==> v27 <==
==> flow/design.v <==
module HandwashSensor(
    input clk,
    input reset,
    input acceptLeftHandDistance,
    input [15:0] leftHandDistance,
    input acceptLeftHandGain,
    input [7:0] leftHandGain,
    input acceptRightHandDistance,
    input [15:0] rightHandDistance,
    input acceptRightHandGain,
    input [7:0] rightHandGain,
    output waterOn
);
reg [15:0] leftHandDistanceHeld;
 always@(posedge clk)  begin
     if(reset)
         leftHandDistanceHeld <= 0;
     else if(acceptLeftHandDistance)
         leftHandDistanceHeld <= leftHandDistance;
     else
         leftHandDistanceHeld <= leftHandDistanceHeld;
 end
reg [7:0] leftHandGainHeld;
 always@(posedge clk)  begin
     if(reset)
         leftHandGainHeld <= 0;
     else if(acceptLeftHandGain)
         leftHandGainHeld <= leftHandGain;
     else
         leftHandGainHeld <= leftHandGainHeld;
 end
reg [15:0] rightHandDistanceHeld;
 always@(posedge clk)  begin
     if(reset)
         rightHandDistanceHeld <= 0;
     else if(acceptRightHandDistance)
         rightHandDistanceHeld <= rightHandDistance;
     else
         rightHandDistanceHeld <= rightHandDistanceHeld;
 end
reg [7:0] rightHandGainHeld;
 always@(posedge clk)  begin
     if(reset)
         rightHandGainHeld <= 0;
     else if(acceptRightHandGain)
         rightHandGainHeld <= rightHandGain;
     else
         rightHandGainHeld <= rightHandGainHeld;
 end
wire [15:0] leftHand;
 wire [23:0] leftHandDistanceHeld_Mult_leftHandGainHeld;
 DSP48_AxB dsp_leftHandDistanceHeld_Mult_leftHandGainHeld(
     .CLK(clk),
     .A({ {9{1'b0}}, leftHandDistanceHeld}),
     .B({ {10{1'b0}}, leftHandGainHeld}),
     .P(leftHandDistanceHeld_Mult_leftHandGainHeld)
 );
 reg [16:0] leftHandDistanceHeld_Mult_leftHandGainHeld_ShiftR_7;
 always@(posedge clk) begin
     if(reset)
         leftHandDistanceHeld_Mult_leftHandGainHeld_ShiftR_7 <= 0;
     else
         leftHandDistanceHeld_Mult_leftHandGainHeld_ShiftR_7 <= leftHandDistanceHeld_Mult_leftHandGainHeld >> 7;
 end
 assign leftHand = leftHandDistanceHeld_Mult_leftHandGainHeld_ShiftR_7;
wire [15:0] rightHand;
 wire [23:0] rightHandDistanceHeld_Mult_rightHandGainHeld;
 DSP48_AxB dsp_rightHandDistanceHeld_Mult_rightHandGainHeld(
     .CLK(clk),
     .A({ {9{1'b0}}, rightHandDistanceHeld}),
     .B({ {10{1'b0}}, rightHandGainHeld}),
     .P(rightHandDistanceHeld_Mult_rightHandGainHeld)
 );
 reg [16:0] rightHandDistanceHeld_Mult_rightHandGainHeld_ShiftR_7;
 always@(posedge clk) begin
     if(reset)
         rightHandDistanceHeld_Mult_rightHandGainHeld_ShiftR_7 <= 0;
     else
         rightHandDistanceHeld_Mult_rightHandGainHeld_ShiftR_7 <= rightHandDistanceHeld_Mult_rightHandGainHeld >> 7;
 end
 assign rightHand = rightHandDistanceHeld_Mult_rightHandGainHeld_ShiftR_7;
parameter threshold = 1500;
assign waterOn = leftHand != 0 && rightHand != 0 && (leftHand < threshold || rightHand < threshold);
endmodule
module DSP48_AxB
   (CLK,
    A,
    B,
    P);
  input CLK;
  input [24:0]A;
  input [17:0]B;
  output [42:0]P;
assign P = A*B;
endmodule
==> flow/run.sh <==
#!/bin/bash
# the make line also repeats each setting of config.mk as NAME=value (left out here)
make -C /OpenROAD-flow-scripts/flow DESIGN_CONFIG=/design/flow/config.mk WORK_HOME=/design/flow/orfs CLKGATE_MAP_FILE= finish
==> flow/config.mk <==
export PLATFORM = sky130hd
export DESIGN_NAME = HandwashSensor
export DESIGN_NICKNAME = HandwashSensor
export VERILOG_FILES = /design/flow/design.v
export SDC_FILE = /design/flow/constraint.sdc
export NUM_CORES = 4
export LEC_CHECK = 0
export ABC_AREA = 1
export CAP_MARGIN = 35
export CORE_ASPECT_RATIO = 1.81
export CORE_MARGIN = 2
export CORE_UTILIZATION = 57
export CTS_CLUSTER_DIAMETER = 106
export CTS_CLUSTER_SIZE = 78
export GPL_ROUTABILITY_DRIVEN = 0
export GPL_TIMING_DRIVEN = 1
export MAX_ROUTING_LAYER = met5
export PLACE_DENSITY_LB_ADDON = 0.08
export SETUP_SLACK_MARGIN = -0.04
export SLEW_MARGIN = 0
export TNS_END_PERCENT = 20
==> flow/constraint.sdc <==
create_clock -name core_clock -period 5.46 [get_ports {clk}]
set_input_delay 1.0920 -clock core_clock [delete_from_list [all_inputs] [get_ports {clk}]]
set_output_delay 1.0920 -clock core_clock [all_outputs]
set_load 0.01 [all_outputs]
==> inputs of v10, as changes to v27 <==
==> flow/config.mk (replaced) <==
export PLATFORM = sky130hd
export DESIGN_NAME = HandwashSensor
export DESIGN_NICKNAME = HandwashSensor
export VERILOG_FILES = /design/flow/design.v
export SDC_FILE = /design/flow/constraint.sdc
export NUM_CORES = 4
export LEC_CHECK = 0
export CAP_MARGIN = 20
export CORE_MARGIN = 2
export CORE_UTILIZATION = 66
export CTS_CLUSTER_DIAMETER = 40
export SLEW_MARGIN = 20
==> flow/constraint.sdc (replaced) <==
create_clock -name core_clock -period 4.44 [get_ports {clk}]
set_input_delay 0.8880 -clock core_clock [delete_from_list [all_inputs] [get_ports {clk}]]
set_output_delay 0.8880 -clock core_clock [all_outputs]
set_load 0.01 [all_outputs]
==> summary of the runs <==
- v27 ran to the end with no violations. v10 produced a layout that fails on negative setup slack.
- Area after synthesis: v27 is larger than v10 (7.9%).
- Against v10, the via count of v27 is larger by about 14%.
- Against v10, the clock power of v27 is smaller by 32%.
- Of v27 and v10, v27 has the higher routed wire length (gap 13%, measured against v10).
- In v27 the non-clock buffer count is lower than in v10, by 139.
- Between v27 and v10, the lower final area is in v27 (gap about 8%, measured against v10).
- Against v10, the worst hold slack of v27 is higher by 0.084 ns.
- Sequential share of layout area: v10 is lower than v27 (0.64 points).
==> figures <==
| quantity | v10 | v27 |
|---|---|---|
| Run status | finished with violations | complete, no violations |
| Layout check failures | negative setup slack | - |
| Detailed Route WL | 25300 µm | 28700 µm |
| Timing-limited maximum frequency | 221 MHz | 212 MHz |
| Fraction of the mapped netlist area in simple logic gates | 20.7% | 21.4% |
| Final worst-path cycle share | 102% | 86.6% |
| Number of cells on the critical path | 16 | 15 |
| Non-clock buffer share of cell area | 13.3% | 4.66% |
| Filler cell count | 899 | 1864 |
| Adder share | 41.6% | 38.6% |
| Endpoint arrival time on the critical path | 4.77 ns | 5.02 ns |
| Distinct cell type count of the synthesized netlist | 53 | 34 |
| Sw Ratio | 32.1% | 39.7% |
| Final cell count without fillers | 1499 | 1818 |
| Number of multi-input combinational cells | 831 | 1006 |
| Height of the die | 129 µm | 191 µm |
| Switching power summed over all nets | 0.822 mW | 0.875 mW |
| Ratio of layout area to synthesized area | 1.268x | 1.080x |
| Placed instance area | 0.0118 mm² | 0.0116 mm² |
Power and IR drop assume default switching activity.
